==> run E: inputs <==
==> flow/design.v (excerpt) <==
module testpc(
	clock,   
	reset,   
	pc,   
	instruction,   
	mem_data,   
	mem_addr,   
	mem_wdata,   
	mwrite_enable,
	mread_enable,
	regwrite_enable,   
	write_addr,   
	reg_write_data   
	);
	input clock, reset;
	input [15:0] instruction, mem_data;
	output [15:0] pc, mem_addr, mem_wdata;
	output [15:0] reg_write_data;
	output mwrite_enable, mread_enable, regwrite_enable;
	output [2:0] write_addr;
	reg [15:0] pc, read_data1, read_data2, ext_imm_data, alu_result;
	reg [15:0] reg_write_data;
	reg [15:0] jump_addr, branch_addr;
	reg [15:0] mwrite_addr, mread_addr;
	reg [6:0] imm_data;
	reg [2:0] read_addr1, read_addr2, write_addr;
	reg [1:0] result_sel;
	reg regwrite_enable, func_sel, imm_sel, mwrite_enable;
	reg mread_enable, memtoreg_sel, jump_enable, branch_enable;
	reg [15:0] reg_table[0:7];
	reg [15:0] c, temp;
	reg c1, c2, s1;
	wire [15:0] b1;
	wire [15:0] and_result, not_result;
	assign mem_addr = alu_result;
	assign mem_wdata = read_data2;
	always@(posedge clock or negedge reset)
	begin
		if(reset == 1'b0)
			pc <= 16'b0000000000000000;
		else if(branch_enable == 1'b1)
		begin
			if(alu_result == 0)
				pc <= pc + branch_addr;
			else
				pc <= pc + 16'b0000000000000001;
		end
		else if(jump_enable == 1'b1)
			pc <= 16'b0000000000000000 + jump_addr;
		else
			pc <= pc + 16'b0000000000000001;
	end
	always@(instruction)
	begin
		begin
  ...
clock: 12.1 ns
lec_check: 0
cap_margin: 20
core_margin: 2
core_utilization: 72
cts_cluster_diameter: 247
cts_cluster_size: 37
place_density_lb_addon: 0.26
slew_margin: 20
run.sh (not shown) runs the stock make flow with config.mk's settings and CLKGATE_MAP_FILE=.
==> run C (differences from run E) <==
- CORE_UTILIZATION: 72 -> 68
- CTS_CLUSTER_DIAMETER: 247 -> default
- CTS_CLUSTER_SIZE: 37 -> default
- PLACE_DENSITY_LB_ADDON: 0.26 -> default
- SETUP_SLACK_MARGIN: default -> -0.66
==> flow/constraint.sdc (replaced) <==
create_clock -name core_clock -period 11.0 [get_ports {clock}]
set_input_delay 2.2000 -clock core_clock [delete_from_list [all_inputs] [get_ports {clock}]]
set_output_delay 2.2000 -clock core_clock [all_outputs]
set_load 0.01 [all_outputs]
==> comparison <==
- Run C completed and failed the layout checks on negative setup slack. Run E aborted during 5_1_grt with GRT-0232.
- Between run E and run C, the lower die area is in run E (gap 5.4%, measured against run C).
- Synthesized cell count is the same in run C and run E.
- In synthesized area, run E and run C do not differ.

========
==> cedar <==
==> flow/design.v <==
module testpc(
	clock,   
	reset,   
	pc,   
	instruction,   
	mem_data,   
	mem_addr,   
	mem_wdata,   
	mwrite_enable,
	mread_enable,
	regwrite_enable,   
	write_addr,   
	reg_write_data   
	);
	input clock, reset;
	input [15:0] instruction, mem_data;
	output [15:0] pc, mem_addr, mem_wdata;
	output [15:0] reg_write_data;
	output mwrite_enable, mread_enable, regwrite_enable;
	output [2:0] write_addr;
	reg [15:0] pc, read_data1, read_data2, ext_imm_data, alu_result;
	reg [15:0] reg_write_data;
	reg [15:0] jump_addr, branch_addr;
	reg [15:0] mwrite_addr, mread_addr;
	reg [6:0] imm_data;
	reg [2:0] read_addr1, read_addr2, write_addr;
	reg [1:0] result_sel;
	reg regwrite_enable, func_sel, imm_sel, mwrite_enable;
	reg mread_enable, memtoreg_sel, jump_enable, branch_enable;
	reg [15:0] reg_table[0:7];
	reg [15:0] c, temp;
	reg c1, c2, s1;
	wire [15:0] b1;
	wire [15:0] and_result, not_result;
	assign mem_addr = alu_result;
	assign mem_wdata = read_data2;
	always@(posedge clock or negedge reset)
	begin
		if(reset == 1'b0)
			pc <= 16'b0000000000000000;
		else if(branch_enable == 1'b1)
		begin
			if(alu_result == 0)
				pc <= pc + branch_addr;
			else
				pc <= pc + 16'b0000000000000001;
		end
		else if(jump_enable == 1'b1)
			pc <= 16'b0000000000000000 + jump_addr;
		else
			pc <= pc + 16'b0000000000000001;
	end
	always@(instruction)
	begin
		begin
			if(instruction[15:13] == 3'b001 && instruction[3:0] <= 4'b0010)   
			begin
				if(instruction[3:0] == 4'b0000)   
				begin
					read_addr1 = instruction[12:10]; 
					read_addr2 = instruction[9:7];  
					write_addr = instruction[6:4];  
					imm_data = 7'b0000000;
					mwrite_addr = 16'b0000000000000000;
					mread_addr = 16'b0000000000000000;
					jump_addr = 16'b0000000000000000;
					branch_addr = 16'b0000000000000000;
					regwrite_enable = 1'b1;
					func_sel = 1'b0;
					result_sel = 2'b00;
					imm_sel = 1'b0;
					mwrite_enable = 1'b0;
					mread_enable = 1'b0;
					memtoreg_sel = 1'b0;
					jump_enable = 1'b0;
					branch_enable = 1'b0;
				end
				else if(instruction[3:0] == 4'b0001)   
				begin
					read_addr1 = instruction[12:10];  
					read_addr2 = instruction[9:7];  
					write_addr = instruction[6:4];  
					imm_data = 7'b0000000;
					mwrite_addr = 16'b0000000000000000;
					mread_addr = 16'b0000000000000000;
					jump_addr = 16'b0000000000000000;
					branch_addr = 16'b0000000000000000;
					regwrite_enable = 1'b1;
					func_sel = 1'b0;
					result_sel = 2'b10;
					imm_sel = 1'b0;
					mwrite_enable = 1'b0;
					mread_enable = 1'b0;
					memtoreg_sel = 1'b0;
					jump_enable = 1'b0;
					branch_enable =	1'b0;		
				end
				else   
				begin
					read_addr1 = instruction[12:10];  
					read_addr2 = instruction[9:7];  
					write_addr = instruction[6:4];  
					imm_data = 7'b0000000;
					mwrite_addr = 16'b0000000000000000;
					mread_addr = 16'b0000000000000000;
					jump_addr = 16'b0000000000000000;
					branch_addr = 16'b0000000000000000;
					regwrite_enable = 1'b1;
					func_sel = 1'b0;
					result_sel = 2'b11;
					imm_sel = 1'b0;
					mwrite_enable = 1'b0;
					mread_enable = 1'b0;
					memtoreg_sel = 1'b0;
					jump_enable = 1'b0;
					branch_enable =	1'b0;		
				end
			end
			else if(instruction[15:13] == 3'b011)   
			begin
				read_addr1 = instruction[12:10];  
				read_addr2 = 3'b000; 
				write_addr = instruction[9:7];  
				imm_data = instruction[6:0];  
				mwrite_addr = 16'b0000000000000000;
				mread_addr = 16'b0000000000000000;
				jump_addr = 16'b0000000000000000;
				branch_addr = 16'b0000000000000000;
				regwrite_enable = 1'b1;
				func_sel = 1'b0;
				result_sel = 2'b00;
				imm_sel = 1'b1;
				mwrite_enable = 1'b0;
				mread_enable = 1'b0;
				memtoreg_sel = 1'b0;
				jump_enable = 1'b0;
				branch_enable =	1'b0;	
			end
			else if(instruction[15:13] == 3'b100)   
			begin
				read_addr1 = instruction[12:10]; 
				read_addr2 = 3'b000;  
				write_addr = instruction[9:7]; 
				imm_data = instruction[6:0];  
				mwrite_addr = 16'b0000000000000000;
				mread_addr = instruction[12:10];
				jump_addr = 16'b0000000000000000;
				branch_addr = 16'b0000000000000000;
				regwrite_enable = 1'b1;
				func_sel = 1'b0;
				result_sel = 2'b00;
				imm_sel = 1'b1;
				mwrite_enable = 1'b0;
				mread_enable = 1'b1;
				memtoreg_sel = 1'b1;
				jump_enable = 1'b0;
				branch_enable =	1'b0;	
			end
			else if(instruction[15:13] == 3'b101)   
			begin
				read_addr1 = instruction[12:10]; 
				read_addr2 = instruction[9:7];
				write_addr = 3'b000;
				imm_data = instruction[6:0]; 
				mwrite_addr = instruction[9:7]; 
				mread_addr = 16'b0000000000000000;
				jump_addr = 16'b0000000000000000;
				branch_addr = 16'b0000000000000000;
				regwrite_enable = 1'b0;
				func_sel = 1'b0;
				result_sel = 2'b00;
				imm_sel = 1'b1;
				mwrite_enable = 1'b1;
				mread_enable = 1'b0;
				memtoreg_sel = 1'b0;
				jump_enable = 1'b0;
				branch_enable =	1'b0;	
			end
			else if(instruction[15:13] == 3'b110)   
			begin
				read_addr1 = instruction[12:10]; 
				read_addr2 = instruction[9:7]; 
				write_addr = 3'b000;
				imm_data = instruction[6:0]; 
				mwrite_addr = 16'b0000000000000000;
				mread_addr = 16'b0000000000000000;
				jump_addr = 16'b0000000000000000;
				branch_addr = instruction[6:0];
				regwrite_enable = 1'b0;
				func_sel = 1'b1;
				result_sel = 2'b00;
				imm_sel = 1'b0;
				mwrite_enable = 1'b0;
				mread_enable = 1'b0;
				memtoreg_sel = 1'b0;
				jump_enable = 1'b0;
				branch_enable =	1'b1;	
			end
			else if(instruction[15:13] == 3'b111)   
			begin
				read_addr1 = 3'b000;
				read_addr2 = 3'b000; 
				write_addr = 3'b000;
				imm_data = 7'b0000000;
				mwrite_addr = 16'b0000000000000000;
				mread_addr = 16'b0000000000000000;
				jump_addr = instruction[12:0];   
				branch_addr = 16'b0000000000000000;
				regwrite_enable = 1'b0;
				func_sel = 1'b0;
				result_sel = 2'b00;
				imm_sel = 1'b0;
				mwrite_enable = 1'b0;
				mread_enable = 1'b0;
				memtoreg_sel = 1'b0;
				jump_enable = 1'b1;
				branch_enable = 1'b0;	
			end
			else   
			begin
				read_addr1 = 3'b000;
				read_addr2 = 3'b000;
				write_addr = 3'b000;
				imm_data = 7'b0000000;
				mwrite_addr = 16'b0000000000000000;
				mread_addr = 16'b0000000000000000;
				jump_addr = 16'b0000000000000000;
				branch_addr = 16'b0000000000000000;
				regwrite_enable = 1'b0;
				func_sel = 1'b0;
				result_sel = 2'b00;
				imm_sel = 1'b0;
				mwrite_enable = 1'b0;
				mread_enable = 1'b0;
				memtoreg_sel = 1'b0;
				jump_enable = 1'b0;
				branch_enable =	1'b0;	
			end
		end
	end
	always@(alu_result, mem_data, memtoreg_sel)
	begin
		if(memtoreg_sel == 1'b1)
			reg_write_data = mem_data;
		else
			reg_write_data = alu_result;
	end
	always@(posedge clock or negedge reset)
	begin
		if(reset == 1'b0)   
		begin
			reg_table[0] <= 16'b0000000000000000;
			reg_table[1] <= 16'b0000000000000000;
			reg_table[2] <= 16'b0000000000000000;
			reg_table[3] <= 16'b0000000000000000;
			reg_table[4] <= 16'b0000000000000000;
			reg_table[5] <= 16'b0000000000000000;
			reg_table[6] <= 16'b0000000000000000;
			reg_table[7] <= 16'b0000000000000000;
		end
		else if(regwrite_enable == 1'b1)
			reg_table[write_addr] <= reg_write_data;
	end
	always@(*)
	begin
		read_data1 = reg_table[read_addr1];
		read_data2 = reg_table[read_addr2];
	end
	reg [15:0] mux_data;
	reg [15:0] adder_result;	
	always@(imm_data)
	begin
		if(imm_data[6] == 1'b1)
			ext_imm_data = 16'b1111111110000000 + imm_data;
		else
			ext_imm_data = 16'b0000000000000000 + imm_data;
	end
	always@(read_data2, ext_imm_data, imm_sel)
	begin
		if(imm_sel == 1'b0)
			mux_data = read_data2;
		else
			mux_data = ext_imm_data;
	end
	always@(mux_data, b1, func_sel)
	case(func_sel)
		1'b0 : temp = mux_data;
		1'b1 : temp = ~mux_data + 1;
	endcase
	assign b1 = temp;
	always@(*)
	begin
	adder_result[0] = read_data1[0] ^ b1[0];
	c[0] = read_data1[0] & b1[0];	
	s1 = b1[1] ^ c[0];
	c1 = b1[1] & c[0];
	adder_result[1] = read_data1[1] ^ s1;
	c2 = read_data1[1] & s1;
	c[1] = c1 | c2;
	s1 = b1[2] ^ c[1];
	c1 = b1[2] & c[1];
	adder_result[2] = read_data1[2] ^ s1;
	c2 = read_data1[2] & s1;
	c[2] = c1 | c2;	
	s1 = b1[3] ^ c[2];
	c1 = b1[3] & c[2];
	adder_result[3] = read_data1[3] ^ s1;
	c2 = read_data1[3] & s1;
	c[3] = c1 | c2;
	s1 = b1[4] ^ c[3];
	c1 = b1[4] & c[3];
	adder_result[4] = read_data1[4] ^ s1;
	c2 = read_data1[4] & s1;
	c[4] = c1 | c2;
	s1 = b1[5] ^ c[4];
	c1 = b1[5] & c[4];
	adder_result[5] = read_data1[5] ^ s1;
	c2 = read_data1[5] & s1;
	c[5] = c1 | c2;
	s1 = b1[6] ^ c[5];
	c1 = b1[6] & c[5];
	adder_result[6] = read_data1[6] ^ s1;
	c2 = read_data1[6] & s1;
	c[6] = c1 | c2;
	s1 = b1[7] ^ c[6];
	c1 = b1[7] & c[6];
	adder_result[7] = read_data1[7] ^ s1;
	c2 = read_data1[7] & s1;
	c[7] = c1 | c2;
	s1 = b1[8] ^ c[7];
	c1 = b1[8] & c[7];
	adder_result[8] = read_data1[8] ^ s1;
	c2 = read_data1[8] & s1;
	c[8] = c1 | c2;
	s1 = b1[9] ^ c[8];
	c1 = b1[9] & c[8];
	adder_result[9] = read_data1[9] ^ s1;
	c2 = read_data1[9] & s1;
	c[9] = c1 | c2;
	s1 = b1[10] ^ c[9];
	c1 = b1[10] & c[9];
	adder_result[10] = read_data1[10] ^ s1;
	c2 = read_data1[10] & s1;
	c[10] = c1 | c2;
	s1 = b1[11] ^ c[10];
	c1 = b1[11] & c[10];
	adder_result[11] = read_data1[11] ^ s1;
	c2 = read_data1[11] & s1;
	c[11] = c1 | c2;
	s1 = b1[12] ^ c[11];
	c1 = b1[12] & c[11];
	adder_result[12] = read_data1[12] ^ s1;
	c2 = read_data1[12] & s1;
	c[12] = c1 | c2;
	s1 = b1[13] ^ c[12];
	c1 = b1[13] & c[12];
	adder_result[13] = read_data1[13] ^ s1;
	c2 = read_data1[13] & s1;
	c[13] = c1 | c2;
	s1 = b1[14] ^ c[13];
	c1 = b1[14] & c[13];
	adder_result[14] = read_data1[14] ^ s1;
	c2 = read_data1[14] & s1;
	c[14] = c1 | c2;
	s1 = b1[15] ^ c[14];
	c1 = b1[15] & c[14];
	adder_result[15] = read_data1[15] ^ s1;
	c2 = read_data1[15] & s1;
	c[15] = c1 | c2;
	end
	assign and_result = read_data1 & mux_data;
	assign not_result = ~read_data1 + mux_data;
	always@(adder_result, and_result, not_result, result_sel)
	case(result_sel)
		2'b00 : alu_result = adder_result;
		2'b01 : 
		begin
			if(adder_result >= 0)
				alu_result = 8'b00000000;
			else
				alu_result = 8'b00000001;
		end
		2'b10 : alu_result = and_result;
		2'b11 : alu_result = not_result;
	endcase
endmodule
==> flow/run.sh <==
#!/bin/bash
# the make line also repeats each setting of config.mk as NAME=value (left out here)
make -C /OpenROAD-flow-scripts/flow DESIGN_CONFIG=/design/flow/config.mk WORK_HOME=/design/flow/orfs CLKGATE_MAP_FILE= finish
==> flow/config.mk <==
export PLATFORM = sky130hd
export DESIGN_NAME = testpc
export DESIGN_NICKNAME = testpc
export VERILOG_FILES = /design/flow/design.v
export SDC_FILE = /design/flow/constraint.sdc
export NUM_CORES = 4
export LEC_CHECK = 0
export CAP_MARGIN = 5
export CORE_ASPECT_RATIO = 0.88
export CORE_MARGIN = 2
export CORE_UTILIZATION = 72
export CTS_CLUSTER_DIAMETER = 361
export CTS_CLUSTER_SIZE = 41
export MAX_ROUTING_LAYER = met4
export PLACE_DENSITY = 0.4
export SETUP_SLACK_MARGIN = 1.89
export SLEW_MARGIN = 20
==> flow/constraint.sdc <==
create_clock -name core_clock -period 10.6 [get_ports {clock}]
set_input_delay 2.1200 -clock core_clock [delete_from_list [all_inputs] [get_ports {clock}]]
set_output_delay 2.1200 -clock core_clock [all_outputs]
set_load 0.01 [all_outputs]
==> raven (differences from cedar) <==
- CAP_MARGIN: 5 -> 20
- CORE_ASPECT_RATIO: 0.88 -> not set
- CTS_CLUSTER_DIAMETER: 361 -> not set
- CTS_CLUSTER_SIZE: 41 -> 37
- HOLD_SLACK_MARGIN: not set -> -0.08
- PLACE_DENSITY: 0.4 -> 0.79
- SETUP_SLACK_MARGIN: 1.89 -> not set
- TNS_END_PERCENT: not set -> 5
==> flow/constraint.sdc (replaced) <==
create_clock -name core_clock -period 12.7 [get_ports {clock}]
set_input_delay 2.5400 -clock core_clock [delete_from_list [all_inputs] [get_ports {clock}]]
set_output_delay 2.5400 -clock core_clock [all_outputs]
set_load 0.01 [all_outputs]
==> comparison table <==
Leading register cell type out of synthesis: raven dfrtp_1; cedar dfrtp_1
Placed inst area: raven 0.0130 mm2; cedar 0.0133 mm2
Pre-placement core utilization: raven 72.8%; cedar 73.1%
Core Box Area: raven 0.0150 mm2; cedar 0.0150 mm2
Total die area: raven 0.0162 mm2; cedar 0.0162 mm2
Number of enable flip-flop cells: raven 0; cedar 0
Per-instance average area after synthesis: raven 8.51 um2; cedar 8.51 um2
Floorplan die width: raven 127 um; cedar 135 um
Estimated wirelength of the detail-placed design: raven 29500 um; cedar 30000 um
Post-CTS Setup Inserts: raven 7; cedar 24
Std cell rows: raven 45; cedar 42
Post-CTS resize count: raven 50; cedar 178
Final weighted congestion in routability-driven placement: raven 1.09; cedar 1.15
Die Height: raven 127 um; cedar 120 um
Status: raven finished with violations; cedar aborted with a tool error
Stage where the flow stopped: raven -; cedar global routing
Violated checks: raven negative setup slack; cedar -
Placed cell count: raven 1632; cedar 1669
Setup slack at placement: raven -1260 ps; cedar -2450 ps
